## run.sh

```bash
#!/bin/bash
# the make line also repeats each setting of config.mk as NAME=value (left out here)
make -C /OpenROAD-flow-scripts/flow DESIGN_CONFIG=/design/flow/config.mk WORK_HOME=/design/flow/orfs CLKGATE_MAP_FILE= finish
```

## config.mk

```make
export PLATFORM = sky130hd
export DESIGN_NAME = top
export DESIGN_NICKNAME = top
export VERILOG_FILES = /design/flow/design.v
export SDC_FILE = /design/flow/constraint.sdc
export NUM_CORES = 4
export LEC_CHECK = 0
export CAP_MARGIN = 20
export CORE_MARGIN = 2
export CORE_UTILIZATION = 70
export CTS_CLUSTER_SIZE = 40
export SLEW_MARGIN = 20
```

## constraint.sdc

```tcl
create_clock -name core_clock -period 8.25 [get_ports {clk}]
set_input_delay 1.6500 -clock core_clock [delete_from_list [all_inputs] [get_ports {clk}]]
set_output_delay 1.6500 -clock core_clock [all_outputs]
set_load 0.01 [all_outputs]
```

## design.v

```verilog
module CLBP
#(
    parameter INT_WIDTH     = 9,
    parameter FRAC_WIDTH    = 16
)
(
    input                                       clk,
    input                                       rst,
    input                                       enable,
    output reg  [11:0]                          gray_addr,
    output reg                                  gray_OE,
    input       [7:0]                           gray_data,
    output reg  [11:0]                          lbp_addr,
    output reg                                  lbp_WEN,
    output reg  [7:0]                           lbp_data,
    output reg  [(INT_WIDTH+FRAC_WIDTH)-1:0]    theta,  
    output reg                                  theta_valid,
    input       [(INT_WIDTH+FRAC_WIDTH)-1:0]    cos_data,
    input                                       cos_valid,
    input       [(INT_WIDTH+FRAC_WIDTH)-1:0]    sin_data,
    input                                       sin_valid,
    output reg                                  finish
    );  
    parameter state_bit = 4;
    reg [state_bit-1:0] cur_state;
    reg [state_bit-1:0] next_state;
    localparam [state_bit-1:0] UNENABLE = 4'd0;
    localparam [state_bit-1:0] READY = 4'd1;
    localparam [state_bit-1:0] WAIT_AND_READ = 4'd2;
    localparam [state_bit-1:0] BILINEAR_INTERPOLATION = 4'd3;
    localparam [state_bit-1:0] WRITE = 4'd4;
    localparam [state_bit-1:0] FINISH = 4'd5;
    reg [11:0] addr;
    reg [7:0] center_value;
    reg [3:0] counter;
    reg [2:0] k;
    reg signed [(INT_WIDTH+FRAC_WIDTH)-1:0] rx;
    reg signed [(INT_WIDTH+FRAC_WIDTH)-1:0] ry;
    reg signed [(INT_WIDTH+FRAC_WIDTH)-1:0] x_1;
    reg signed [(INT_WIDTH+FRAC_WIDTH)-1:0] x_2;
    reg signed [(INT_WIDTH+FRAC_WIDTH)-1:0] y_1;
    reg signed [(INT_WIDTH+FRAC_WIDTH)-1:0] y_2;
    reg signed [(INT_WIDTH+FRAC_WIDTH)-1:0] tx;
    reg signed [(INT_WIDTH+FRAC_WIDTH)-1:0] ty;
    reg signed [((INT_WIDTH+FRAC_WIDTH)*2)-1:0] w;  
    reg signed [((INT_WIDTH+FRAC_WIDTH)*2+8)-1:0] neighbor;  
    parameter [(INT_WIDTH+FRAC_WIDTH)-1:0] PI = 25'd205887;
    parameter signed [(INT_WIDTH+FRAC_WIDTH)-1:0] ONE = 25'd65536;
    parameter signed [(INT_WIDTH+FRAC_WIDTH)-1:0] ZERO = 25'd0;
	always @(posedge clk or posedge rst) begin
        if (rst) begin
            cur_state <= UNENABLE;
            addr <= 12'd0;
            gray_addr <= 12'd0;
            gray_OE <= 1'd0;
            lbp_addr <= 12'd0;
            lbp_WEN <= 1'd0;
            lbp_data <= 8'd0;
			theta_valid<= 1'd0;
            finish <= 1'd0;
        end
        else begin
            cur_state <= next_state;
            case (cur_state)
                UNENABLE: begin
                    addr <= 12'd0;
                    gray_addr <= 12'd0;
                    gray_OE <= 1'd0;
                    lbp_addr <= 12'd0;
                    lbp_WEN <= 1'd0;
                    lbp_data <= 8'd0;
                    theta_valid<= 1'd0;
                    finish <= 1'd0;
                end
                READY: begin
                    center_value <= 8'd0;  
                    gray_addr <= addr;
                    gray_OE <= 1'd1;
                    theta <= 25'd0;
                    theta_valid <= 1'd0;
                    lbp_addr <= 12'd0;
                    lbp_WEN <= 1'd0;
                    lbp_data <= 8'd0;
                    counter <= 4'd0;
                    k <= 3'd0;
                end
                WAIT_AND_READ: begin
                    if (counter == 4'd1) begin 
                        counter <= 4'd0;  
						center_value <= gray_data;
                    end
                    else
                        counter <= 4'd1;  
                end
                BILINEAR_INTERPOLATION: begin
                    if (counter == 4'd11)
                        counter <= 4'd0;
                    else
                        counter <= counter + 4'd1;
                    case (counter)
                        4'd0: begin
                            theta_valid <= 1'd1;
                            theta <= ((PI << 1) * k) >>> 3;
                            neighbor <= 58'd0;
                        end
                        4'd2: begin
                            if (cos_data == 25'd65535) 
                                rx <= ONE;
                            else if (cos_data == -25'd65535) 
                                rx <= -ONE;
                            else 
                                rx <= cos_data;
                            if (sin_data == 25'd65535) 
                                ry <= ONE;
                            else if (sin_data == -25'd65535)
                                ry <= -ONE;
                            else 
                                ry <= sin_data;
                        end
                        4'd3: begin
                            rx <= rx * 3'd3;  
                            ry <= -(ry * 3'd3);  
                        end
                        4'd4: begin
                            x_1 <= {rx[24:16], 16'd0};
                            x_2 <= (rx[15:0]) ? {rx[24:16] + 9'd1, 16'd0} : rx;
                            y_1 <= {ry[24:16], 16'd0};
                            y_2 <= (ry[15:0]) ? {ry[24:16] + 9'd1, 16'd0} : ry;
                        end
                        4'd5: begin
                            if (x_1[24] == 1'd0 && y_1[24] == 1'd0) begin
                                gray_addr <= addr + {y_1[21:16], x_1[21:16]};
                            end
                            else if (x_1[24] == 1'd1 && y_1[24] == 1'd0) begin
                                gray_addr <= addr + {y_1[21:16], 6'd0} - {4'd0, (~x_1[23:16]+8'd1)};
                            end
                            else if (x_1[24] == 1'd0 && y_1[24] == 1'd1) begin
                                gray_addr <= addr - {(~y_1[23:16]+8'd1) << 6} + {6'd0, x_1[21:16]};
                            end
                            else begin
                                gray_addr <= addr - {(~y_1[23:16]+8'd1) << 6} - {4'd0, (~x_1[23:16]+8'd1)};
                            end
                            tx <= rx - x_1;
                            ty <= ry - y_1;
                        end
                        4'd6: begin
                            if (x_1[24] == 1'd0 && y_2[24] == 1'd0) begin
                                gray_addr <= addr + {y_2[21:16], x_1[21:16]};
                            end
                            else if (x_1[24] == 1'd1 && y_2[24] == 1'd0) begin
                                gray_addr <= addr + {y_2[21:16], 6'd0} - {4'd0, (~x_1[23:16]+8'd1)};
                            end
                            else if (x_1[24] == 1'd0 && y_2[24] == 1'd1) begin
                                gray_addr <= addr - {(~y_2[23:16]+8'd1) << 6} + {6'd0, x_1[21:16]};
                            end
                            else begin
                                gray_addr <= addr - {(~y_2[23:16]+8'd1) << 6} - {4'd0, (~x_1[23:16]+8'd1)};
                            end
                            w <= {25'd0, (ONE - tx)} * {25'd0, (ONE - ty)};
                        end
                        4'd7: begin
                            if (x_2[24] == 1'd0 && y_1[24] == 1'd0) begin
                                gray_addr <= addr + {y_1[21:16], x_2[21:16]};
                            end
                            else if (x_2[24] == 1'd1 && y_1[24] == 1'd0) begin
                                gray_addr <= addr + {y_1[21:16], 6'd0} - {4'd0, (~x_2[23:16]+8'd1)};
                            end
                            else if (x_2[24] == 1'd0 && y_1[24] == 1'd1) begin
                                gray_addr <= addr - {(~y_1[23:16]+8'd1) << 6} + {6'd0, x_2[21:16]};
                            end
                            else begin
                                gray_addr <= addr - {(~y_1[23:16]+8'd1) << 6} - {4'd0, (~x_2[23:16]+8'd1)};
                            end
                            neighbor <= neighbor + gray_data * w[40:16];
                            w <= {25'd0, tx} * {25'd0, (ONE - ty)};
                        end
                        4'd8: begin
                            if (x_2[24] == 1'd0 && y_2[24] == 1'd0) begin
                                gray_addr <= addr + {y_2[21:16], x_2[21:16]};
                            end
                            else if (x_2[24] == 1'd1 && y_2[24] == 1'd0) begin
                                gray_addr <= addr + {y_2[21:16], 6'd0} - {4'd0, (~x_2[23:16]+8'd1)};
                            end
                            else if (x_2[24] == 1'd0 && y_2[24] == 1'd1) begin
                                gray_addr <= addr - {(~y_2[23:16]+8'd1) << 6} + {6'd0, x_2[21:16]};
                            end
                            else begin
                                gray_addr <= addr - {(~y_2[23:16]+8'd1) << 6} - {4'd0, (~x_2[23:16]+8'd1)};
                            end
                            neighbor <= neighbor + gray_data * w[40:16];
                            w <= {25'd0, (ONE - tx)} * {25'd0, ty};
                        end
                        4'd9: begin
                            neighbor <= neighbor + gray_data * w[40:16];
                            w <= {25'd0, tx} * {25'd0, ty};
                        end
                        4'd10: begin
                            neighbor <= neighbor + gray_data * w[40:16]; 
                        end
                        4'd11: begin
                            if (neighbor[15]) begin
                                if ((neighbor[23:16]+8'd1) >= center_value)
                                    lbp_data[k] <= 1'd1;
                            end
                            else begin
                                if (neighbor[23:16] >= center_value)
                                    lbp_data[k] <= 1'd1;
                            end
                            if (k < 3'd7) begin
                                k <= k + 3'd1;
                            end
						end
						default: begin
						end
                    endcase
                end
                WRITE: begin
                    if (k == 3'd0) begin
                        lbp_WEN <= 1'd1;
                        lbp_data <= 8'd0;
                        lbp_addr <= addr;
                    end
                    else begin
                        lbp_WEN <= 1'd1;
                        lbp_addr <= addr;
                    end
                    addr <= addr + 12'd1;
                end
                FINISH: begin
                    finish <= 1'd1;
                end
            endcase
        end
    end
    always @(*) begin
        case (cur_state)
            UNENABLE: begin
                if (enable) 
                    next_state = READY;
                else
                    next_state = UNENABLE;
            end
            READY: begin
                if (addr[11:6] == 6'd0  || addr[11:6] == 6'd1  || addr[11:6] == 6'd2 ||
                        addr[5:0] == 6'd0   || addr[5:0] == 6'd1   || addr[5:0] == 6'd2  || 
                        addr[5:0] == 6'd61  || addr[5:0] == 6'd62  || addr[5:0] == 6'd63 || 
                        addr[11:6] == 6'd61 || addr[11:6] == 6'd62 || addr[11:6] == 6'd63) begin
                    next_state = WRITE;
                end
                else begin
                    next_state = WAIT_AND_READ;
                end
            end
            WAIT_AND_READ: begin
                if (counter == 4'd1)
                    next_state = BILINEAR_INTERPOLATION;
                else
                    next_state = WAIT_AND_READ;
            end
            BILINEAR_INTERPOLATION: begin
                if (k == 3'd7 && counter == 4'd11)
                    next_state = WRITE;
                else
                    next_state = BILINEAR_INTERPOLATION;
            end
            WRITE: begin
                if (addr == 12'd4095) begin
                    next_state = FINISH;
                end 
                else begin
                    next_state = READY;
                end
            end
            FINISH: begin
                next_state = UNENABLE;
            end
            default: begin
                next_state = UNENABLE;
            end
        endcase
    end
endmodule
module HCU(
    input               clk,
    input               rst,
    input               mode,
    input               enable,
    input   [3:0]       gridX,
    input   [3:0]       gridY,
    output  reg         lbp_ren,
    output  reg [11:0]  lbp_addr,
    input       [7:0]   lbp_rdata,
    output  reg         hist_wen_train,
    output  reg [7:0]   hist_wdata_train,
    output  reg [20:0]  hist_addr_train, 
    output  reg         hist_ren_train,
    input   [7:0]       hist_rdata_train,
    output  reg         hist_wen_predict,
    output  reg [7:0]   hist_wdata_predict,
    output  reg [13:0]  hist_addr_predict,
    output  reg         hist_ren_predict,
    input   [7:0]       hist_rdata_predict,
    output  reg         done
    );
	parameter state_bit = 4;
    reg [state_bit-1:0] cur_state;
    reg [state_bit-1:0] next_state;
    localparam [state_bit-1:0] UNENABLE = 4'd0;
    localparam [state_bit-1:0] INITIAL_HIST = 4'd1;
    localparam [state_bit-1:0] INITIAL_HIST_ADDR = 4'd2;
    localparam [state_bit-1:0] INITIAL_HIST_END = 4'd3;
    localparam [state_bit-1:0] SEND_LBP_ADDR = 4'd4;
    localparam [state_bit-1:0] WAIT_LBP_DATA = 4'd5;
    localparam [state_bit-1:0] SEND_HIST_ADDR = 4'd6;
    localparam [state_bit-1:0] WAIT_HIST_DATA = 4'd7;
    localparam [state_bit-1:0] WRITE_HIST_DATA = 4'd8;
    localparam [state_bit-1:0] NEXT_ADDR = 4'd9;
    reg [11:0] lbp_addr_counter; 
    reg [20:0] hist_addr_counter; 
    always @(posedge clk or posedge rst) begin
        if (rst) begin
            cur_state <= UNENABLE;
            lbp_ren <= 1'd0;
            lbp_addr <= 12'd0;
            hist_wen_train <= 1'd0;
            hist_wdata_train <= 8'd0;
            hist_addr_train <= 21'd0;
            hist_ren_train <= 1'd0;
            hist_wen_predict <= 1'd0;
            hist_wdata_predict <= 8'd0;
            hist_addr_predict <= 14'd0;
            hist_ren_predict <= 1'd0;
            lbp_addr_counter <= 12'd0;
            hist_addr_counter <= 21'd0;
			done <= 1'd0;
        end
        else begin
            cur_state <= next_state;
            case (cur_state)
                UNENABLE: begin
                    lbp_ren <= 1'd0;
                    lbp_addr <= 12'd0;
                    done <= 1'd0;
                    if (mode) begin
                        hist_addr_counter <= 21'd0;
                        hist_addr_predict <= hist_addr_counter;
                    end
                    else begin
                        hist_addr_train <= hist_addr_counter;
                    end
                end
                INITIAL_HIST: begin
                    if (mode) begin
                        hist_wen_predict <= 1'd1;
                        hist_wdata_predict <= 8'd0;
                    end
                    else begin
                        hist_wen_train <= 1'd1;
                        hist_wdata_train <= 8'd0;
                    end
                end
                INITIAL_HIST_ADDR: begin
                    if (mode) begin
                        hist_addr_predict <= hist_addr_predict + 14'd1;
                    end
                    else begin
                        hist_addr_train <= hist_addr_train + 21'd1;
                    end
                end
                INITIAL_HIST_END: begin
                    if (mode) begin
                        hist_wen_predict <= 1'd0;
                    end
                    else begin
                        hist_wen_train <= 1'd0;
                    end
                end
                SEND_LBP_ADDR: begin
                    lbp_ren <= 1'd1;
                end
                SEND_HIST_ADDR: begin
                    lbp_ren <= 1'd0;
                    if (mode) begin
                        hist_addr_predict <= hist_addr_counter[13:0] + {6'd0, lbp_rdata}; 
                    end
                    else begin
                        hist_addr_train <= hist_addr_counter + {13'd0, lbp_rdata}; 
                    end
                end
                WAIT_HIST_DATA: begin
                    if (mode) begin
                        hist_ren_predict <= 1'd1;
                    end
                    else begin
                        hist_ren_train <= 1'd1;
                    end
                end
                WRITE_HIST_DATA: begin
                    if (mode) begin
                        hist_ren_predict <= 1'd0;
                        hist_wen_predict <= 1'd1;
                        hist_wdata_predict <= hist_rdata_predict + 8'd1;
                    end
                    else begin
                        hist_ren_train <= 1'd0;
                        hist_wen_train <= 1'd1;
                        hist_wdata_train <= hist_rdata_train + 8'd1;
                    end
                end
                NEXT_ADDR: begin
                    if (mode) begin
                        hist_wen_predict <= 1'd0; 
                    end
                    else begin
                        hist_wen_train <= 1'd0; 
                    end
                    if (lbp_addr == 12'd4095) begin 
                        lbp_addr <= lbp_addr + 12'd1;
                        lbp_addr_counter <= lbp_addr + 12'd1;
                        hist_addr_counter <= hist_addr_counter + 21'd256; 
                        done <= 1'd1;
                    end
                    else if (lbp_addr[8:0] == 9'd511) begin 
                        lbp_addr <= lbp_addr + 12'd1;
                        lbp_addr_counter <= lbp_addr + 12'd1;
                        hist_addr_counter <= hist_addr_counter + 21'd256; 
                    end
                    else if (lbp_addr[8:0] == lbp_addr_counter[8:0] + 9'd455) begin 
                        lbp_addr <= lbp_addr_counter + 12'd8;
                        lbp_addr_counter <= lbp_addr_counter + 12'd8;
                        hist_addr_counter <= hist_addr_counter + 21'd256; 
                    end
                    else if (lbp_addr[2:0] == lbp_addr_counter[2:0] + 3'd7) begin 
                        lbp_addr <= lbp_addr + 12'd57;
                    end
                    else begin 
                        lbp_addr <= lbp_addr + 12'd1;
                    end
                end
                default: ;
            endcase
        end
    end
    always @(*) begin
        case (cur_state)
            UNENABLE: begin
                if (enable) 
                    next_state = INITIAL_HIST;
                else
                    next_state = UNENABLE;
            end
            INITIAL_HIST: begin
                if (mode) begin
                    if (hist_addr_predict == 14'd16383) begin
                        next_state = INITIAL_HIST_END;
                    end
                    else begin
                        next_state = INITIAL_HIST_ADDR;
                    end
                end
                else begin
                    if (hist_addr_train == hist_addr_counter + 21'd16383) begin
                        next_state = INITIAL_HIST_END;
                    end
                    else begin
                        next_state = INITIAL_HIST_ADDR;
                    end
                end
            end
            INITIAL_HIST_ADDR: begin
                next_state = INITIAL_HIST;
            end
            INITIAL_HIST_END: begin
                next_state = SEND_LBP_ADDR;
            end
            SEND_LBP_ADDR: begin
                next_state = SEND_HIST_ADDR;
            end
            SEND_HIST_ADDR: begin
                next_state = WAIT_HIST_DATA;
            end
            WAIT_HIST_DATA: begin
                next_state = WRITE_HIST_DATA;
            end
            WRITE_HIST_DATA: begin
                next_state = NEXT_ADDR;
            end
            NEXT_ADDR: begin
                if (lbp_addr == 12'd4095) begin 
                    next_state = UNENABLE;
                end
                else begin
                    next_state = SEND_LBP_ADDR;
                end
            end
            default: begin
                next_state = UNENABLE;
            end
        endcase
    end
endmodule
module DCU(
    input               clk,
    input               rst,
    input               enable,
    input   [20:0]      hist_addr_offset,
    output  reg [20:0]  hist_addr_train,
    output  reg         hist_ren_train,
    input   [7:0]       hist_rdata_train, 
    output  reg [13:0]  hist_addr_predict,
    output  reg         hist_ren_predict,
    input   [7:0]       hist_rdata_predict, 
    output  reg [17:0]  distance, 
    output  reg         valid
);
    parameter state_bit = 3;
    reg [state_bit-1:0] cur_state;
    reg [state_bit-1:0] next_state;
    localparam [state_bit-1:0] UNENABLE = 3'd0;
    localparam [state_bit-1:0] INITIAL_HIST_ADDR = 3'd1;
    localparam [state_bit-1:0] WAIT_HIST_DATA = 3'd2;
    localparam [state_bit-1:0] CAL_DISTANCE = 3'd3;
    localparam [state_bit-1:0] FINISH = 3'd4;
    always @(posedge clk or posedge rst) begin
        if (rst) begin
            cur_state <= UNENABLE;
            hist_addr_train <= 21'd0;
            hist_ren_train <= 1'd0;
            hist_addr_predict <= 14'd0;
            hist_ren_predict <= 1'd0;
            distance <= 18'd0;
            valid <= 1'd0;
        end
        else begin
            cur_state <= next_state;
            case (cur_state)
                UNENABLE: begin
                    hist_addr_train <= 21'd0; 
                    hist_ren_train <= 1'd0;
                    hist_addr_predict <= 14'd0;
                    hist_ren_predict <= 1'd0;
                    distance <= 18'd0;
                    valid <= 1'd0;
                end
                INITIAL_HIST_ADDR: begin 
                    hist_addr_train <= hist_addr_offset;
                end
                WAIT_HIST_DATA: begin
                    hist_ren_train <= 1'd1;
                    hist_ren_predict <= 1'd1;
                end
                CAL_DISTANCE: begin
                    hist_addr_train <= hist_addr_train + 21'd1;
                    hist_ren_train <= 1'd0;
                    hist_addr_predict <= hist_addr_predict + 14'd1;
                    hist_ren_predict <= 1'd0;
                    distance <= distance + ((hist_rdata_predict - hist_rdata_train) * (hist_rdata_predict - hist_rdata_train));
                end
                FINISH: begin
                    valid <= 1'd1;
                end
                default: ;
            endcase
        end
    end
    always @(*) begin
        case (cur_state)
            UNENABLE: begin
                if (enable) begin
                    next_state = INITIAL_HIST_ADDR;
                end
                else begin
                    next_state = UNENABLE;
                end
            end
            INITIAL_HIST_ADDR: begin
                next_state = WAIT_HIST_DATA;
            end
            WAIT_HIST_DATA: begin 
                next_state = CAL_DISTANCE;
            end
            CAL_DISTANCE: begin
                if (hist_addr_predict == 14'd16383) begin
                    next_state = FINISH;
                end
                else begin
                    next_state = WAIT_HIST_DATA;
                end
            end
            FINISH: begin
                next_state = UNENABLE;
            end
            default: begin
                next_state = UNENABLE;
            end
        endcase
    end
endmodule   
module Comparator(
    input                   clk,
    input                   rst,
    input                   enable,
    input   [7:0]           histcount,
    input                   dcu_valid,
    input   [17:0]          distance,
    input   [4:0]           id,
    output  reg             id_ren,
    output  reg [7:0]       id_counter, 
    output  reg             dcu_enable,
    output  reg [4:0]       label,
    output  reg [17:0]      minDistance,
    output  reg [20:0]      hist_addr_offset,
    output  reg             done
);
    parameter state_bit = 3;
    reg [state_bit-1:0] cur_state;
    reg [state_bit-1:0] next_state;
    localparam [state_bit-1:0] UNENABLE = 3'd0;
    localparam [state_bit-1:0] DCU_ENABLE = 3'd1;
    localparam [state_bit-1:0] DCU_PROC = 3'd2;
    always @(posedge clk or posedge rst) begin
        if (rst) begin
            cur_state <= UNENABLE;
            id_ren <= 1'd0;
            id_counter <= 8'd0;
            label <= 5'd0;
            minDistance <= 18'd0;
            hist_addr_offset <= 21'd0;
            done <= 1'd0;
        end
        else begin
            cur_state <= next_state;
            case (cur_state)
                UNENABLE: begin
                    id_ren <= 1'd0;
                    id_counter <= 8'd0;
                    minDistance <= 18'd262143; 
                    hist_addr_offset <= 21'd0;
                    done <= 1'd0;
                end
                DCU_ENABLE: begin
                    hist_addr_offset <= {id_counter[6:0], 14'd0}; 
                    id_ren <= 1'd1;
                end
                DCU_PROC: begin
                    if (dcu_valid) begin
                        if (distance < minDistance) begin
                            minDistance <= distance; 
                            label <= id;
                        end
                        if (id_counter + 8'd1 == histcount) begin
                            done <= 1'd1;
                        end
                        id_ren <= 1'd0;
                        id_counter <= id_counter + 8'd1;
                    end
                end
                default: ;
            endcase
        end
    end
    always @(*) begin
        case (cur_state)
            UNENABLE: begin
                if (enable) begin
                    next_state = DCU_ENABLE;
                end
                else begin
                    next_state = UNENABLE;
                end
            end
            DCU_ENABLE: begin
                next_state = DCU_PROC;
            end
            DCU_PROC: begin
                if (dcu_valid) begin
                    if (id_counter + 8'd1 == histcount) begin
                        next_state = UNENABLE;
                    end
                    else begin
                        next_state = DCU_ENABLE;
                    end
                end
                else begin
                    next_state = DCU_PROC;
                end
            end
            default: next_state = UNENABLE;
        endcase
    end
    always @(*) begin
        case (cur_state)
            DCU_ENABLE: dcu_enable = 1'd1;
            default: dcu_enable = 1'd0;
        endcase
    end
endmodule
module Controller(
    input               clk,
    input               rst,
    input               mode,
    input               enable,
    input               valid,
    input   [4:0]       id,
    output  reg [7:0]   id_addr,
    output  reg [4:0]   id_wdata,
    output  reg         id_wen,
	output	reg			lbp_enable,
	input   			lbp_finish,
	output  reg			ram_clbp,
    input   [3:0]       gridX_i,     
    input   [3:0]       gridY_i,        
    output  reg         hcu_enable,
    output  reg [3:0]   gridX_o,
    output  reg [3:0]   gridY_o,  
    input               hcu_finish,      
    input               comparator_finish,
    output  reg         comparator_enable,
    output  reg         ram_comp
);
    parameter state_bit = 3;
    reg [state_bit-1:0] cur_state;
    reg [state_bit-1:0] next_state;
    localparam [state_bit-1:0] UNENABLE = 3'd0;
    localparam [state_bit-1:0] CLBP_ENABLE = 3'd1;
    localparam [state_bit-1:0] CLBP_PROC = 3'd2;
    localparam [state_bit-1:0] HCU_TRAIN_ENABLE = 3'd3;
    localparam [state_bit-1:0] HCU_TRAIN_PROC = 3'd4;
    localparam [state_bit-1:0] WAIT_ID_VALID = 3'd5;
    localparam [state_bit-1:0] COMPARATOR_ENABLE = 3'd6;
    localparam [state_bit-1:0] COMPARATOR_PROC = 3'd7;
    always @(posedge clk or posedge rst) begin
        if (rst) begin
            cur_state <= UNENABLE;
            gridX_o <= 4'd0; 
            gridY_o <= 4'd0; 
            id_addr <= 8'd0;
            id_wdata <= 5'd0;
            id_wen <= 1'd0;
        end
        else begin
            cur_state <= next_state;
            case (cur_state)
                UNENABLE: begin
                    gridX_o <= 4'd8; 
                    gridY_o <= 4'd8; 
                    id_wdata <= id; 
                end
                CLBP_ENABLE: begin
                    if (mode == 1'd0) begin
                        id_wen <= 1'd1;
                    end
                end
                CLBP_PROC: begin
                    if (mode == 1'd0) begin
                        id_wen <= 1'd0;
                    end
                end
                HCU_TRAIN_ENABLE: begin
                    if (mode == 1'd0) begin
                        id_addr <= id_addr + 8'd1;
                    end
                end
                HCU_TRAIN_PROC: begin
                end
                WAIT_ID_VALID: begin
                    id_wdata <= id; 
                end
                COMPARATOR_ENABLE: begin
                end
                COMPARATOR_PROC: begin
                end
                default: ;
            endcase
        end
    end
    always @(*) begin
        case (cur_state)
            UNENABLE: begin
                if (enable) begin
                    next_state = CLBP_ENABLE;
                end
                else begin
                    next_state = UNENABLE;
                end
            end
            CLBP_ENABLE: begin
				next_state = CLBP_PROC;
            end
            CLBP_PROC: begin
                if (lbp_finish) begin
                    next_state = HCU_TRAIN_ENABLE;
                end
                else begin
                    next_state = CLBP_PROC;
                end
            end
            HCU_TRAIN_ENABLE: begin
                next_state = HCU_TRAIN_PROC;
            end
            HCU_TRAIN_PROC: begin
                if (hcu_finish) begin
                    next_state = WAIT_ID_VALID;
                end
                else begin
                    next_state = HCU_TRAIN_PROC;
                end
            end
            WAIT_ID_VALID: begin
                if (mode) begin
                    next_state = COMPARATOR_ENABLE;
                end
                else begin
                    next_state = CLBP_ENABLE;
                end
            end
            COMPARATOR_ENABLE: begin
                next_state = COMPARATOR_PROC;
            end
            COMPARATOR_PROC: begin
                if (comparator_finish) begin
                    next_state = CLBP_ENABLE;
                end
                else begin
                    next_state = COMPARATOR_PROC;
                end
            end
            default: next_state = UNENABLE;
        endcase
    end
    always @(*) begin
        case (cur_state)
            CLBP_ENABLE: begin
                lbp_enable = 1'd1;
            end
            default: begin
                lbp_enable = 1'd0;
            end
        endcase
    end
    always @(*) begin
        case (cur_state)
            HCU_TRAIN_ENABLE, HCU_TRAIN_PROC: ram_clbp = 1'd1;
            default: ram_clbp = 1'd0;
        endcase
    end
    always @(*) begin
        case (cur_state)
            HCU_TRAIN_ENABLE: hcu_enable = 1'd1;
            default: hcu_enable = 1'd0;
        endcase
    end
    always @(*) begin
        case (cur_state)
            COMPARATOR_ENABLE: comparator_enable = 1'd1;
            default: comparator_enable = 1'd0;
        endcase
    end
    always @(*) begin
        case (cur_state)
            COMPARATOR_ENABLE, COMPARATOR_PROC: ram_comp = 1'd1;
            default: ram_comp = 1'd0;
        endcase
    end
endmodule
module top(
    input           clk,
    input           rst,
    input           enable,
    input           mode,
    input           valid, 
    input   [4:0]   id,
    input   [3:0]   gridX,
    input   [3:0]   gridY,
	output 	[11:0]	gray_addr,
	output			gray_ren,
	input	[7:0]	gray_rdata,
    output  [11:0]  lbp_addr,
    output          lbp_wen,
	output			lbp_ren,
    input   [7:0]   lbp_rdata,
	output	[7:0] 	lbp_wdata,
	output	[24:0]	theta,
	output			theta_valid,
	input	[24:0]	cos_data,
	input			cos_valid,
	input	[24:0]	sin_data,
	input			sin_valid,
	output			lbp_finish,
    output  [7:0]   id_addr,
    output  [4:0]   id_wdata,
    output          id_wen,
    output          id_ren,
    input   [4:0]   id_rdata,
    output  [20:0]  hist_addr_train,
    output  [7:0]   hist_wdata_train,
    output          hist_wen_train,
    output          hist_ren_train,
    input   [7:0]   hist_rdata_train,
    output  [13:0]  hist_addr_predict,
    output  [7:0]   hist_wdata_predict,
    output          hist_wen_predict,
    output          hist_ren_predict,
    input   [7:0]   hist_rdata_predict,  
    output          hcu_finish,
    output          done,
    output  [4:0]   label,
    output  [17:0]  minDistance
);
    wire clbp_enable;
    wire [11:0] clbp_lbp_addr;
    wire clbp_lbp_wen;
    wire [7:0] clbp_lbp_wdata;
    wire hcu_enable;
    wire hcu_lbp_ren;
    wire [11:0] hcu_lbp_addr;
    wire [20:0] hcu_hist_addr_train;
    wire hcu_hist_ren_train;
    wire [13:0] hcu_hist_addr_predict;
    wire hcu_hist_ren_predict;
    wire [3:0] gridX_o;
    wire [3:0] gridY_o;
    wire dcu_enable;
    wire [20:0] dcu_hist_addr_train;
    wire dcu_hist_ren_train;
    wire [13:0] dcu_hist_addr_predict;
    wire dcu_hist_ren_predict;
    wire comparator_finish;
    wire comparator_enable;
    wire ram_comp;
    wire ram_clbp;
    wire [7:0] controller_id_addr;
    wire [7:0] comparator_id_addr;
    wire [20:0] hist_addr_offset;
    wire [17:0] distance;
    wire dcu_valid;
    CLBP M1(.clk(clk), .rst(rst), .enable(clbp_enable), 
            .gray_addr(gray_addr), .gray_OE(gray_ren), .gray_data(gray_rdata),
            .lbp_addr(clbp_lbp_addr), .lbp_WEN(clbp_lbp_wen), .lbp_data(clbp_lbp_wdata), 
            .theta(theta), .theta_valid(theta_valid),
            .cos_data(cos_data), .cos_valid(cos_valid), .sin_data(sin_data), .sin_valid(sin_valid),
            .finish(lbp_finish));
    HCU M2(.clk(clk), .rst(rst), .mode(mode), .enable(hcu_enable), .gridX(gridX_o), .gridY(gridY_o), 
           .lbp_ren(hcu_lbp_ren), .lbp_addr(hcu_lbp_addr), .lbp_rdata(lbp_rdata), 
           .hist_wen_train(hist_wen_train), .hist_wdata_train(hist_wdata_train), .hist_addr_train(hcu_hist_addr_train), .hist_ren_train(hcu_hist_ren_train), .hist_rdata_train(hist_rdata_train),
           .hist_wen_predict(hist_wen_predict), .hist_wdata_predict(hist_wdata_predict), .hist_addr_predict(hcu_hist_addr_predict), .hist_ren_predict(hcu_hist_ren_predict), .hist_rdata_predict(hist_rdata_predict),
           .done(hcu_finish));
    Controller M3(.clk(clk), .rst(rst), .mode(mode), .enable(enable), .valid(valid),
                  .id(id), .id_addr(controller_id_addr), .id_wdata(id_wdata), .id_wen(id_wen),
                  .lbp_enable(clbp_enable), .lbp_finish(lbp_finish), .ram_clbp(ram_clbp),
                  .gridX_i(gridX), .gridY_i(gridY), .hcu_enable(hcu_enable), .gridX_o(gridX_o), .gridY_o(gridY_o), .hcu_finish(hcu_finish),      
                  .comparator_finish(done), .comparator_enable(comparator_enable), .ram_comp(ram_comp));
    DCU M4(.clk(clk), .rst(rst), .enable(dcu_enable), .hist_addr_offset(hist_addr_offset),
           .hist_addr_train(dcu_hist_addr_train), .hist_ren_train(dcu_hist_ren_train), .hist_rdata_train(hist_rdata_train),
           .hist_addr_predict(dcu_hist_addr_predict), .hist_ren_predict(dcu_hist_ren_predict), .hist_rdata_predict(hist_rdata_predict), 
           .distance(distance), .valid(dcu_valid));
    Comparator M5(.clk(clk), .rst(rst), .enable(comparator_enable),
                  .histcount(controller_id_addr), .dcu_valid(dcu_valid), .distance(distance),
                  .id(id_rdata), .id_ren(id_ren), .id_counter(comparator_id_addr), 
                  .dcu_enable(dcu_enable), .label(label), .minDistance(minDistance), .hist_addr_offset(hist_addr_offset), .done(done));
    assign lbp_addr = (ram_clbp) ? hcu_lbp_addr : clbp_lbp_addr;
    assign lbp_wen = (ram_clbp) ? 1'd0 : clbp_lbp_wen;
    assign lbp_wdata = (ram_clbp) ? 8'd0 : clbp_lbp_wdata;
    assign lbp_ren = (ram_clbp) ? hcu_lbp_ren : 1'd0;
    assign hist_addr_train = (ram_comp) ? dcu_hist_addr_train : hcu_hist_addr_train;
    assign hist_ren_train = (ram_comp) ? dcu_hist_ren_train : hcu_hist_ren_train;
    assign hist_addr_predict = (ram_comp) ? dcu_hist_addr_predict : hcu_hist_addr_predict;
    assign hist_ren_predict = (ram_comp) ? dcu_hist_ren_predict : hcu_hist_ren_predict;
    assign id_addr = (ram_comp) ? comparator_id_addr : controller_id_addr;
endmodule
```

==> run notes, run 1 <==
This memo summarizes the results of the implementation run.

Yosys
The mean area per synthesized cell is 8.884 µm². The mapped netlist covers 112500 µm². The mux contribution to synthesized area is 0.8506%.

The gate-level netlist out of Yosys references 84 unique cell types. For this design, Yosys synthesis ends with a cell count of 12670. The fraction of the mapped netlist area in simple logic gates is 15.79%.

Once synthesis finished, the tally of register bits stood at 492. The combinational family with the most area after synthesis is adder cells. The cell taking the most area after synthesis is fa_1. In this run the biggest area consumer among cell types represents 38.16% of the synthesized area. In the post-synthesis netlist, the biggest area contributors are fa_1 (38%), ha_1 (10%), inv_1 (8.5%). Summing the areas of all fa, ha and maj instances in the mapped netlist gives 48.24% of the synthesized area. In the synthesis report, Yosys lists the chip area as 112500 µm². The synthesis report gives the async set-or-reset register share as 57.32%. The warning count from the yosys run is 5. The synthesized netlist devotes 5.049% of its cell area to XOR and XNOR gates. The number of flops mapped to enable cells by yosys is 210. The post-synthesis cell type with the largest instance count is inv_1. Yosys reports that the most numerous cell types are inv_1 (2551), fa_1 (2145), nand2_1 (2069). Per the synthesis report, the AND-OR/OR-AND share of the synthesized area is 7.383%. The cell count after synthesis is 12670. For this run, the leading register cell type out of synthesis is dfrtp_1. The share of the Yosys chip area taken by registers is 11.88%.

Setup path
In this run the number of cells on the critical path is 30. The maximum fanout encountered on the critical timing path is 5. The critical path endpoint is M1.w[34]. Tracing the worst setup path back leads to its startpoint at M1.tx[0]. The critical path is of the reg2reg type. The number of buffers and inverters on the critical path is 5. The worst reg2reg path endpoint is M1.w[34]. The required time of the critical path is 8.70 ns. The kind of end point of the critical path is a flip-flop. The cell class contributing the biggest share of worst-path delay is adder cells. The slowest stage cell on the critical path is fa_1. The largest stage delay on the critical path is 0.60 ns. The cell type with the highest occurrence count on the critical path is fa_1. The launch point of the worst register-to-register path is recorded as M1.tx[0]. The signal arrival time at the worst endpoint is 9.58 ns. The setup slack of the most critical reg-to-reg path is -0.88 ns. The worst register-to-register path has a depth of 30.

STA classifies the critical path startpoint as a flip-flop.

Global route
Global routing finished with a remaining overflow of 0. In the global route stage, overall resource usage came out at 42.84%. The initial antenna violation count is 10.

The first global-routing pass estimated 541.3 mm of wire. The largest net degree at the start of global routing is 188. The number of global-route vias before repair is 99170.

Final timing
The setup slack after layout is -0.8834 ns. The final report lists the setup-violating endpoint count as 20. The part of the cycle the worst path needs is 110.7%. Based on the critical path, the design can be clocked at up to 109.5 MHz. Setup repair after global routing could not meet its margin everywhere.

The pin slew with the least headroom to its limit is 1.116 ns. Counting pins that exceed their max-slew limit in the final report gives 0. Measured against its own limit, the worst slew margin works out to 24.64%. Between clock sinks in the finished design, the worst skew comes to 0.06070 ns. The minimum period implied by the final worst setup slack is 9.133 ns. In the final timing run, aggregate negative setup slack is -12.13 ns.

Hold-check failures listed in the final report amount to 0.

Layout
The post-route utilization of the core is recorded as 79.63%. Per the layout report, the design carries 10490 filler cells. At the end of the flow, the number of nets in the layout was 16400. Summing all flip-flop and latch instances after layout gives 13370 µm². From synthesis to final layout, the design area changed by 13.24%. The multi-input combinational cells in the finished layout cover a total of 89440 µm².

Detailed routing
Summing over every cut layer, the via total after detailed routing is 92520. The post-detailed-route wirelength per cell is 22.25 µm. The average vias per placed instance is 6.014.

The number of nets with antenna violations after routing is 0. The total DRC errors in the routed layout is 0. For this block, the initial DRC count from the detailed router was 8074. The routed design has 342.3 mm of wire. The first detailed-routing pass ran for 6 iterations.

Power and ir drop
The analysis attributes to net switching a power of 7.647 mW. The power dissipated in the clock network is 2.71 mW. The script computed a power per unit cell area of 142.4 nW/µm².

The clock power share is 14.9%. In this run, power in flip-flops and latches comes to 2.89 mW. The switching share of total power is 42.14%. In the power breakdown, the biggest contributor is combinational logic. The internal power contribution is 10.50 mW. The combinational power share is 69.1%.

VDD sags by at most 1.508 mV. The flow reports power dissipated in combinational cells as 12.5 mW. The power share of the sequential group is 15.9%. The leakage power is 63.14 nW.

CTS
The number of CTS-inserted buffers is 58. Per the CTS log, the buffer count on the longest clock path is 3. The cell at the root of the clock tree is clkbuf_16. The number of H-tree branching levels is 2.

The timing report gives the clock slew at the launch and capture registers of the worst setup and hold paths as 0.08 ns. The insertion delay to the later sink of the worst-skew pair is 0.73 ns. TritonCTS built the clock tree. Buffers inserted to repair hold after CTS numbered 0.

The clock net sink count is 492.

Die
At the floorplan stage, the core utilization is reported as 70.32%. The die height is 404.9 µm. The number of standard-cell rows in the floorplan is 147. The total die area is 164000 µm².

The floorplan core area is 160000 µm². In this run the horizontal extent of the chip is 404.9 µm. In this run the count of I/O pins placed on the die edge is 264.

Hold path
The worst min-delay path endpoint is M2.cur_state[4]. The class of the tightest hold or removal check is reg2reg. The startpoint identified for the worst hold timing path is M2.cur_state[2].

The report gives the cell count of the worst hold path as 0.

Status
The flow ran to the end, but the layout failed its checks. The reasons given for failing layout checks are negative setup slack.

Place
The count of buffers inserted at the top-level ports is 245. The congestion estimate from routability-driven global placement came to 1.026. According to the dpl log, the detail-placed design has an HPWL of 271.2 mm.

Run
The run reported a max-capacitance violation count of 0. The number of warnings in the stage logs is 87.
-- repair_timing --
item                                    CTS  global route
endpoints found under the setup margin   28            29
gates resized                           214           194
buffers inserted                         49            41
pin swaps                               133           127
cloned                                    1             0
-- cell type report --
type | count | share of cell area, %
diodes | 6 | 0.01178
clock buffers | 78 | 1.254
clock inverters | 31 | 0.2759
inverters | 2554 | 7.532
multi-input cells | 8957 | 70.19
flip-flops and latches | 492 | 10.49
well taps | 2086 | 2.048
repair buffers | 1180 | 8.200
-- routing by layer --
layer / vias to the layer above / GRT usage (%) / wire, µm / share of wire [%]
li1: 39790 / - / - / -
met4: 8 / 28.04 / 26950 / 7.9
met1: 46290 / 54.07 / 123500 / 36
met3: 1328 / 7.883 / 33460 / 9.8
met5: - / 0 / 58 / 0.017
met2: 5109 / 68.14 / 158300 / 46
-- stage by stage --
stage	area [µm²]	setup slack (ns)	hold WS [ns]	instances	total power, mW
after global placement	122800	-1.114	0.3621	15190	13.80
after detailed placement	122800	-1.265	0.3799	15190	14.28
after global routing	127400	-1.118	0.4111	15380	19.67
after floorplan	113000	-0.4952	0.3519	12670	10.22
after CTS	126200	-0.8040	0.3944	15340	17.30
final	127400	-0.8834	0.3902	15380	18.15
==> inputs of run 2 (changes only) <==
- CAP_MARGIN: 20 -> 15
- CELL_PAD_IN_SITES_DETAIL_PLACEMENT: unset -> 0
- CELL_PAD_IN_SITES_GLOBAL_PLACEMENT: unset -> 0
- CORE_UTILIZATION: 70 -> 72
- CTS_CLUSTER_DIAMETER: unset -> 106
- CTS_CLUSTER_SIZE: 40 -> 17
- HOLD_SLACK_MARGIN: unset -> -0.08
- MAX_ROUTING_LAYER: unset -> met5
- SETUP_SLACK_MARGIN: unset -> 1.16
- TNS_END_PERCENT: unset -> 40
- clock period: 8.25 -> 7.98 ns (I/O delays scaled with it)
==> run 2 against run 1 <==
  * The layout still fails its checks (negative setup slack)
  * Critical path type unchanged
  * Highest routed layer unchanged
  * Cell count is 0.12% higher
  * Fmax is 0.41% lower
  * Sequential cell count stayed put
  * Sequential power is 3% higher
==> run notes, run 2 <==
This memo summarizes the results of the implementation run.

Power and ir drop
Cell internal power was estimated by the tool at 10.05 mW. The total net switching power is 7.595 mW. The power attributed to combinational cells is 12.5 mW.

Looking at the power breakdown, combinational cells take 71.0% of the total. The power dissipated in the clock network is 2.13 mW. The leakage component of the power was reported as 63.27 nW. The power report attributes to the sequential group a share of 17.0%. The maximum ir drop on the vdd rail is 0.8262 mV.

The main power-consuming group is combinational logic. The total power divided by cell area is 138.9 nW/µm². The sequential power is 2.99 mW.

The switching share of total power is 43.05%. The share of total power dissipated in the clock network is 12.1%.

Setup path
The critical path class is reg2reg. The kind of start point of the critical path is a flip-flop. The launch point of the worst path is M1.tx[7]. The setup slack of the most critical reg-to-reg path is -1.19 ns. The critical path crosses 33 cells after its start point.

The worst reg2reg path endpoint is M1.w[38]. The cell class contributing the biggest share of worst-path delay is adder cells. For the worst reg-to-reg path, the startpoint reported by OpenROAD is M1.tx[7]. The number of cells on the worst reg-to-reg path is 33. The required time of the critical path is 8.39 ns. By instance count, the cell type seen most on the critical path is fa_1. The maximum fanout encountered on the critical timing path is 5. The longest incremental delay of any stage on the critical path is reported as 0.59 ns. The critical path's slowest stage uses the library cell or4_4. According to the timing report, the arrival time at the worst endpoint equals 9.58 ns. The number of buffers and inverters on the critical path is 8.

The kind of end point of the critical path is a flip-flop. According to the timing report, the critical path is captured at M1.w[38].

Place
The final estimated routing congestion in global placement is 1.037. In this run the tool buffered the top-level ports with 245 buffer cells. The standard cell area after detailed placement is 123300 µm². The wire-length estimate of the detail-placed layout is 274.8 mm. The number of placed instances with taps included is 15240.

Global route
The initial antenna violation count came to 11. The total overflow left after global routing is 0. The overall routing resource usage is 44.66%.

The largest net degree at the start of global routing is 185. The number of global-route vias before repair is 100100. The wire length of the first global-routing pass is 545.5 mm.

Yosys
The biggest area contributor in the post-synthesis netlist is fa_1. The synthesized netlist occupies a cell area of 112500 µm². After synthesis, flip-flops and latches occupy 11.88% of the total area. The xor and xnor fraction of the mapped netlist area is 5.049%. The mux contribution to synthesized area is 0.8506%.

The combinational family with the most area after synthesis is adder cells. After synthesis, the most frequently instantiated cells are inv_1 (2551), fa_1 (2145), nand2_1 (2069). The chip area in the Yosys report is 112500 µm². Per the synthesis report, the number of distinct cell types is 84. The proportion of netlist area held by the largest area contributor is 38.16%. Sorting the synthesized cells by area gives the leading types as fa_1 (38%), ha_1 (10%), inv_1 (8.5%). By instance count, the leading cell after synthesis is inv_1. After technology mapping, the gate count stands at 12670.

For this run, the leading register cell type out of synthesis is dfrtp_1. After synthesis, the share of flip-flops with an asynchronous set or reset is 57.32%. The fraction of the mapped netlist area in simple logic gates is 15.79%.

In this run, synthesis produced a sequential element count of 492. Per the synthesis report, the adder-cell share of the synthesized area is 48.24%. The mean area per synthesized cell is 8.884 µm². Yosys mapped a number of flops with a built-in enable equal to 210. Per the Yosys statistics, synthesis produced 12670 cells. In this run, the synthesized area fraction spent on AND-OR/OR-AND gates is recorded as 7.383%. Warnings reported by Yosys during synthesis add up to 5.

Layout
Summing all non-filler instances in the final layout gives an area of 127000 µm². The final layout report lists a filler cell count of 9693. According to the finish report, the design has a final net count of 16470. The growth of design area from synthesis to finish is 12.88%. The final report lists a non-filler cell total of 15400.

Detailed routing
The via count is 93630. The number of nets with antenna violations after routing is 0. TritonRoute reported its final design rule violation total as 0.

The first routing iteration left 8921 violations. The sum of routed wire length over all layers is 351.4 mm. The post-detailed-route wirelength per cell is 22.82 µm. Using the TritonRoute via totals, the vias-per-cell ratio works out to 6.078.

Before antenna repair, the detailed router went through 8 iterations.

Final timing
From the final report, the count of setup violators was given as 27. The upper clock frequency limit is 109.0 MHz. The pin closest to its max-slew limit shows a slew of 1.107 ns. After layout, the worst setup slack is -1.191 ns.

The normalized max-slew margin is 25.71%. The clock arrives with 0.07184 ns of skew. Max-slew check failures listed in the final report amount to 0.

Hold-check failures listed in the final report amount to 0. The routed design could run at a clock period as short as 9.171 ns. Setup repair after global routing could not meet its margin everywhere.

The part of the cycle the worst path needs is 114.9%.

Die
The starting utilization of the core area is 72.29%. The floorplan core area is 155700 µm². The number of standard-cell rows in the floorplan is 145. The chip occupies 159500 µm². In this run the vertical extent of the chip is 399.3 µm. The number of top-level design ports is 264. Measured along the x axis, the die boundary spans 399.3 µm.

Hold path
The number of cells on the worst hold path is listed as 0. The launch point of the worst min-delay path is recorded as M4.cur_state[2]. The worst min-delay path endpoint is M4.cur_state[4].

The class of the tightest hold or removal check is reg2reg.

CTS
In this run the deepest clock path goes through 3 buffers. The insertion delay to the later sink of the worst-skew pair is 0.66 ns. The number of H-tree branching levels is 2. The number of CTS-inserted buffers is 40. TritonCTS built the clock tree. The CTS clock-pin slew for the worst setup and hold paths is 0.08 ns. The cell at the root of the clock tree is clkbuf_16.

The clock net sink count is 492.

Run
In this run the tools logged warnings totalling 87. Max-cap violations in this run came to 0.

Status
The run did not pass the layout checks because of negative setup slack. The flow ran to the end, but the layout failed its checks.
## run 2: area by class of cell
class                           count  area, µm²  area share [%]
Timing Repair Buffer             1267      11210           8.824
Clock inverter                     15      224.0          0.1763
Sequential cell                   492      13370           10.52
Antenna cell                        3      7.507        0.005910
Inverter                         2554       9595           7.554
Tap cell                         2058       2575           2.027
Clock buffer                       57       1065          0.8382
Multi-Input combinational cell   8957      88980           70.05
## run 2: metrics by stage
stage / hold slack, ns / utilization, % / total power [mW] / TNS, ns / setup slack, ns
after detailed placement: 0.3693 / 79.20 / 14.81 / -32.07 / -1.518
after global placement: 0.3654 / 79.20 / 14.22 / -25.89 / -1.350
after floorplan: 0.3519 / - / 10.57 / -9.054 / -0.7725
final: 0.3800 / 81.60 / 17.64 / -21.81 / -1.191
after global routing: 0.4020 / 81.60 / 19.14 / -27.76 / -1.445
after CTS: 0.3814 / 80.98 / 17.35 / -16.96 / -1.021
## run 2: repair_timing
action | 4_1_cts | 5_1_grt
setup buffers | 47 | 35
cloned | 1 | 0
resized | 224 | 154
hold buffers | 0 | 0
setup endpoints to repair | 45 | 45
pin swaps | 104 | 111
## run 2: layer usage
layer	vias up	global-route usage [%]	part of all wire (%)
li1	39900	-	-
met5	-	0	0.0031
met1	46310	54.27	34
met3	1674	8.898	11
met2	5742	70.73	46
met4	2	33.90	9.4
==> inputs of run 3 (changes only) <==
- CAP_MARGIN: 15 -> 20
- CELL_PAD_IN_SITES_GLOBAL_PLACEMENT: 0 -> 1
- CORE_UTILIZATION: 72 -> 61
- CTS_CLUSTER_DIAMETER: 106 -> 114
- CTS_CLUSTER_SIZE: 17 -> 10
- SETUP_SLACK_MARGIN: 1.16 -> 1.42
- clock period: 7.98 -> 10.2 ns (I/O delays scaled with it)
==> run 3 against run 2 <==
  * Highest routed layer unchanged
  * Count of clock-buffer cells in the layout is 37 higher
  * Largest power group unchanged
  * Design area shrank 2.3%
  * Critical endpoint is now M1.w[37]
  * Critical path depth decreased by 1
  * The run now finishes clean
  * Synthesized cell count is the same
==> run notes, run 3 <==
This memo summarizes the results of the implementation run.

Hold path
The worst min-delay path endpoint is M4.cur_state[4]. The tightest min-delay check is of the reg2reg type. Looking at hold timing, the worst path starts from M4.cur_state[2]. The worst hold path depth is 0.

Place
Port buffering added 245 buffers. The detailed placer's ending HPWL is 271.1 mm. The setup slack at placement is -0.1060 ns. RePlAce ended its routability-driven mode at a weighted congestion of 0.9944. The number of placed instances with taps included is 15120. Per the detailed placement report, the placed cell area equals 119500 µm².

Final timing
The setup slack after layout is 0.7981 ns. The clock arrives with 0.1033 ns of skew. The number of endpoints with negative hold slack in the final report is 0. The clock period could shrink to 9.402 ns. The normalized max-slew margin is 23.01%. The end-of-flow timing check tallies setup violations at 0. The transition time recorded at the tightest slew-check pin is 1.149 ns.

Per the timing report, the achievable frequency comes out to 106.4 MHz. For reference, the final report shows the max-slew violation count at 0. Post-route period utilization is reported as 92.18%. Setup repair after global routing could not meet its margin everywhere.

Setup path
At the worst endpoint, the required time is 10.68 ns. The largest stage delay on the critical path is 0.58 ns. The setup path with the least slack is of type reg2reg. Data on the critical path arrives at its endpoint at 9.88 ns. The most critical setup path has its startpoint at M1.ty[0]. The kind of start point of the critical path is a flip-flop. The cell class contributing the biggest share of worst-path delay is adder cells.

Per the OpenROAD timing report, the critical path contains 32 cells. STA lists the endpoint of the worst register-to-register path as M1.w[37]. The worst setup path is captured at a flip-flop. The number of cells on the worst reg-to-reg path is 32. The critical path endpoint is M1.w[37]. Per the timing report, the most critical flop-to-flop path originates at M1.ty[0]. Along the critical path, the tally of buffer and inverter instances is 6. The maximum fanout encountered on the critical timing path is 6. Among all stages on the critical path, the largest delay is contributed by or4b_4. The setup slack of the most critical reg-to-reg path is 0.80 ns. The cell type with the highest occurrence count on the critical path is fa_1.

Yosys
The commonest cells after synthesis are inv_1 (2551), fa_1 (2145), nand2_1 (2069). The mapped netlist covers 112500 µm². The synthesized design spends more area on one cell type than any other, namely fa_1. The main area contributors are fa_1 (38%), ha_1 (10%), inv_1 (8.5%). The cell count after synthesis is 12670. The chip area in the Yosys report is 112500 µm². Yosys reported a register bit count of 492. Per the synthesis report, the AND-OR/OR-AND share of the synthesized area is 7.383%. The proportion of synthesized flip-flops having asynchronous set or reset is 57.32%. The combinational family with the most area after synthesis is adder cells. The number of flops mapped to enable cells by yosys is 210. The share of the Yosys chip area taken by registers is 11.88%.

The xor and xnor fraction of the mapped netlist area is 5.049%. The post-synthesis cell type with the largest instance count is inv_1. The mux contribution to synthesized area is 0.8506%.

The proportion of netlist area held by the largest area contributor is 38.16%. The warning count from the yosys run is 5. The synthesized-area fraction occupied by adder cells is 48.24%. The number of different library cells used by synthesis comes to 84. For reference, the post-synthesis area per instance comes to 8.884 µm². The fraction of the mapped netlist area in simple logic gates is 15.79%. In the Yosys report the total cell count is 12670. The primary flip-flop cell chosen by synthesis mapping is dfrtp_1.

Power and ir drop
The combinational power share is 65.4%. The power attributed to combinational cells is 8.20 mW. For this design the ratio of total power to cell area is 101.0 nW/µm².

The clock power share is 16.0%. In the power breakdown, the internal column shows 6.975 mW. The share of total power dissipated in sequential elements is 18.6%. The maximum ir drop on the vdd rail is 0.8589 mV. The total net switching power is 5.558 mW. The switching share of total power is 44.35%. The main power-consuming group is combinational logic. The sequential power is 2.33 mW. The clock network power reported by the tool is 2.00 mW. In this run the static leakage power is 60.98 nW.

Detailed routing
For this block, the initial DRC count from the detailed router was 6946. Summing over every cut layer, the via total after detailed routing is 89380. The routed design shows a via density per instance of 5.824.

The number of nets with antenna violations after routing is 0. For this run, the detailed router's first-pass iteration total came to 6. The sum of routed wire length over all layers is 348.5 mm. The post-detailed-route wirelength per cell is 22.71 µm.

The routed layout reports a DRC error count of 0.

Global route
The overall routing resource usage is 38.12%. The wire length of the first global-routing pass is 546.6 mm. The initial antenna violation count was 22.

The largest net degree at the start of global routing is 138. The global route stage reports its total congestion overflow as 0. The number of global-route vias before repair is 95030.

Run
The report counts max-capacitance violations totalling 0. OpenROAD emitted warnings numbering 87.

Die
After floorplanning, the core was sized to cover 183300 µm². The total die area is 187900 µm². The die height is 433.5 µm. The number of standard-cell rows in the floorplan is 157. The die extent in x is 433.5 µm.

The number of top-level design ports is 264. The floorplan step records an initial core utilization of 61.40%.

CTS
The number of H-tree branching levels is 2. The insertion delay to the later sink of the worst-skew pair is 0.74 ns. TritonCTS built the clock tree. Looking at the clock tree report, the root buffer type is clkbuf_16. The CTS clock-pin slew for the worst setup and hold paths is 0.07 ns.

Counting along the longest clock path gives a buffer depth of 3. Counting the buffers created by CTS gives 57. The CTS log lists the clock sinks for this run as 492.

Layout
The flow measured a signed area growth from synthesis to layout of 10.30%. The final instance area is 124100 µm². The post-layout net count is 15990. The final cell count without fillers is 15350. The final core utilization is 67.73%.

Status
The run finished with no timing, DRC or antenna violations.
==> run 3: final cells by class <==
| type | instances | area (µm²) |
|---|---|---|
| multi-input combinational | 8958 | 89000 |
| fill | 15190 | 59150 |
| sequential | 492 | 13370 |
| inverter | 2554 | 9594 |
| timing repair buffer | 769 | 7341 |
| tap | 2464 | 3083 |
| clock buffer | 94 | 1587 |
| clock inverter | 7 | 122.6 |
| antenna | 10 | 25.02 |
==> run 3: repair_timing <==
action	CTS	global route
pin swaps	94	100
hold buffers	0	0
cloned	5	1
buffers inserted	68	42
setup endpoints to repair	28	32
gates resized	188	152
==> run 3: routing by layer <==
layer / track usage (%) / vias to the layer above / routed length (µm)
li1: - / 38970 / -
met1: 48.42 / 45430 / 131400
met2: 61.13 / 3917 / 162300
met3: 7.010 / 1046 / 29490
met4: 22.61 / 18 / 25240
met5: 0 / - / 114
==> run 3: per-stage QoR <==
step | total power [mW] | hold WS (ns) | setup TNS (ns)
detailed placement | 9.938 | 0.3721 | -0.1060
floorplan | 8.268 | 0.3519 | 0
finish | 12.53 | 0.3926 | 0
global placement | 9.729 | 0.3616 | -0.01399
global route | 13.66 | 0.3971 | 0
CTS | 12.07 | 0.3929 | 0
==> inputs of run 4 (changes only) <==
- CELL_PAD_IN_SITES_DETAIL_PLACEMENT: 0 -> unset
- CELL_PAD_IN_SITES_GLOBAL_PLACEMENT: 1 -> unset
- CORE_UTILIZATION: 61 -> 71
- CTS_CLUSTER_DIAMETER: 114 -> unset
- CTS_CLUSTER_SIZE: 10 -> 37
- HOLD_SLACK_MARGIN: -0.08 -> unset
- MAX_ROUTING_LAYER: met5 -> unset
- SETUP_SLACK_MARGIN: 1.42 -> unset
- TNS_END_PERCENT: 40 -> unset
- clock period: 10.2 -> 11.8 ns (I/O delays scaled with it)
==> run 4 against run 3 <==
  * Register-to-register slack improved by 0.25 ns
  * Synthesized area did not move
  * Sequential power fell by 13%
  * Sequential share of layout area rose by 0.40 points
  * Total power fell by 12%
  * Sequential cell count did not move
  * Die size fell by 14%
  * First-iteration DRC count rose by 21%
  * Non-clock buffer count fell by 293
  * Critical path depth fell by 3
  * Hold slack got worse by 0.0069 ns
  * Critical endpoint is now M1.w[39]
  * Highest routed layer unchanged
==> run notes, run 4 <==
This memo summarizes the results of the implementation run.

Status
The flow ran to the end and the layout has no timing, DRC or antenna violations.

Layout
After the flow finishes, the layout carries non-filler instances totaling 14670. The post-layout net count is 15700. Fill cells in the final layout number 11430. With fillers left out, the area of the finished cells amounts to 119700 µm². The area growth from synthesis to layout is 6.336%.

Final timing
The minimum period implied by the final worst setup slack is 10.75 ns. Headroom to the max-slew limit came out at 13.00%. Timing would allow up to 93.02 MHz. The last timing report of the flow puts the setup violation total at 0. Counting pins that exceed their max-slew limit in the final report gives 0. The part of the cycle the worst path needs is 91.10%. The worst setup skew after layout is 0.04623 ns. The setup slack after layout is 1.050 ns.

Counting endpoints that fail hold in the final report gives 0. Summed over all failing endpoints, the final setup total negative slack is 0 ns. Setup repair after global routing left no endpoint under its margin.

The pin slew with the least headroom to its limit is 1.295 ns.

Setup path
The maximum fanout encountered on the critical timing path is 38. The number of cells on the worst reg-to-reg path is 29. The setup slack of the most critical reg-to-reg path is 1.05 ns. The signal arrival time at the worst endpoint is 11.18 ns. For the worst reg-to-reg path, the endpoint reported by OpenROAD is M1.w[39]. The cell class contributing the biggest share of worst-path delay is adder cells. The number of logic stages on the critical path including buffering is 29. The largest stage delay on the critical path is 0.81 ns. STA classifies the critical path startpoint as a flip-flop.

The required time of the critical path is 12.23 ns. The slowest stage of the critical path belongs to the cell xor2_2. The kind of end point of the critical path is a flip-flop. Tracing the worst setup path back leads to its startpoint at M1.ty[0].

Looking at the setup timing report, the critical path kind is reg2reg. Looking at the reg2reg group, the worst path starts from M1.ty[0]. The number of buffers and inverters on the critical path is 5. The cell type with the highest occurrence count on the critical path is fa_1. The critical path endpoint is M1.w[39].

Global route
The initial antenna violation count is 11. Entering global routing, the biggest net connects 90 pins. Recorded from the global router log, the overflow total was 0.

The overall routing resource usage is 42.78%. The wire length of the first global-routing pass is 531.3 mm. The number of global-route vias before repair is 95860.

CTS
The number of H-tree branching levels is 2. CTS placed an instance of clkbuf_16 at the clock tree root. Once the clock tree was built, the setup fixing pass inserted 0 buffers. The number of buffers on the longest clock path is 3.

The total of cells resized after clock tree synthesis is 0. The later pin in the worst-skew pair is clocked with a latency of 0.71 ns. Per the TritonCTS log, the buffer count is 59. TritonCTS built the clock tree.

The report puts the hold buffer count at CTS at 0. The clock drives 492 sinks. On the reported timing paths, the clock transition at the registers reads 0.06 ns.

Yosys
After synthesis, the chip area reported by Yosys is 112500 µm². After synthesis, the cell types taking the most area are fa_1 (38%), ha_1 (10%), inv_1 (8.5%). The warning count from the yosys run is 5. The complex-gate fraction of the synthesized area is 7.383%. The proportion of netlist area held by the largest area contributor is 38.16%.

The cell taking the most area after synthesis is fa_1. Among all flip-flop cells after synthesis, the most frequent one is dfrtp_1. The xor and xnor fraction of the mapped netlist area is 5.049%. Of all flip-flops after synthesis, the portion carrying an async set or reset was 57.32%. The number of flops mapped to enable cells by yosys is 210.

Yosys shows that the main logic family after synthesis is adder cells. Per the synthesis report, the number of distinct cell types is 84. The synthesis run shows the most used standard cells to be inv_1 (2551), fa_1 (2145), nand2_1 (2069). The share of the Yosys chip area taken by registers is 11.88%. The post-synthesis instance area is 112500 µm². The portion of synthesized area spent on multiplexers is 0.8506%. Summing the areas of all and, or, nand and nor instances in the mapped netlist gives 15.79% of the synthesized area. The mean area per synthesized cell is 8.884 µm².

Summing the areas of all fa, ha and maj instances in the mapped netlist gives 48.24% of the synthesized area. Yosys instantiated no cell more often than inv_1. The synthesis stat section lists a flop and latch total of 492. The cell count after synthesis is 12670. The number of cells reported by Yosys stat comes to 12670.

Power and ir drop
The main power-consuming group is combinational logic. For this design the total switching power over the nets is 4.811 mW. The total power divided by cell area is 92.03 nW/µm². The maximum ir drop on the vdd rail is 0.7461 mV. The combinational power share is 62.5%. The clock network accounts for 19.2% of the total power.

The power attributed to combinational cells is 6.88 mW. The power report shows net switching accounting for 43.69% of the total. For the sequential group, total power comes out at 2.02 mW. The power dissipated in the clock network is 2.11 mW. Per report_power, the sequential group accounts for 18.3% of the total. In the power breakdown, the internal column shows 6.201 mW.

The analysis attributes to cell leakage a power of 59.21 nW.

Die
The die height is 402.1 µm. Pin placement for this block handled 264 I/O pins. The region available for standard cell placement spans 157800 µm². In the floorplan report the effective utilization is 71.30%. The die covers 161700 µm². The report lists the number of standard-cell rows as 146.

The die extent in x is 402.1 µm.

Detailed routing
The detailed router put a total of 116.9 mm of wire on met1. The final route contains 89550 vias. The routed length on met2 is 151.2 mm.

The detailed router reports a met3 wire length of 36.77 mm. The pre-antenna-repair detailed-routing pass consisted of 7 iterations. The starting DRC count in detailed routing is 8426. The uppermost layer routed is met5.

The sum of routed wire length over all layers is 336.9 mm. The post-detailed-route wirelength per cell is 22.97 µm. The script parses the final routing iteration and logs DRC violations as 0. The routed design shows a via density per instance of 6.105. The number of nets with antenna violations after routing is 0.

Place
The buffer_ports step reported a buffer count of 245. The detailed placer's ending HPWL is 260.7 mm. The number of placed instances with taps included is 14550. The setup slack at placement is 1.391 ns. The standard cell area after detailed placement is 117400 µm². RePlAce ended its routability-driven mode at a weighted congestion of 1.009.

Run
The max-cap check violation count is 0. The number of warnings in the stage logs is 81.

Hold path
Counting instances, the worst hold path has a depth of 0. The worst min-delay path endpoint is M4.cur_state[4]. STA reports the tightest min-delay check as being of type reg2reg.

The source of the worst hold timing path is M4.cur_state[2].
-- run 4: stage by stage --
stage / hold WS [ns] / power, mW / util [%]
2_1_floorplan: 0.3519 / 7.147 / -
3_3_place_gp: 0.3598 / 8.359 / 74.37
3_5_place_dp: 0.3674 / 8.762 / 74.37
4_1_cts: 0.3860 / 11.01 / 75.79
5_1_grt: 0.3981 / 11.84 / 75.81
6_report: 0.3857 / 11.01 / 75.81
-- run 4: layout make-up --
cell class | count | area [µm²] | share of cell area, %
Tap cell | 2072 | 2592 | 2.167
Antenna cell | 6 | 15.01 | 0.01255
Clock inverter | 32 | 496.7 | 0.4151
Multi-Input combinational cell | 8957 | 87630 | 73.24
Inverter | 2554 | 9594 | 8.018
Clock buffer | 80 | 1747 | 1.460
Timing Repair Buffer | 476 | 4212 | 3.520
Sequential cell | 492 | 13370 | 11.17
-- run 4: per-layer routing --
layer | vias up | GRT usage (%)
met2 | 5173 | 66.61
met4 | 8 | 32.01
met1 | 44540 | 52.62
met5 | - | 0.2974
met3 | 1439 | 9.431
li1 | 38390 | -
No activity file was given, so power comes from the tool's default toggle rates.
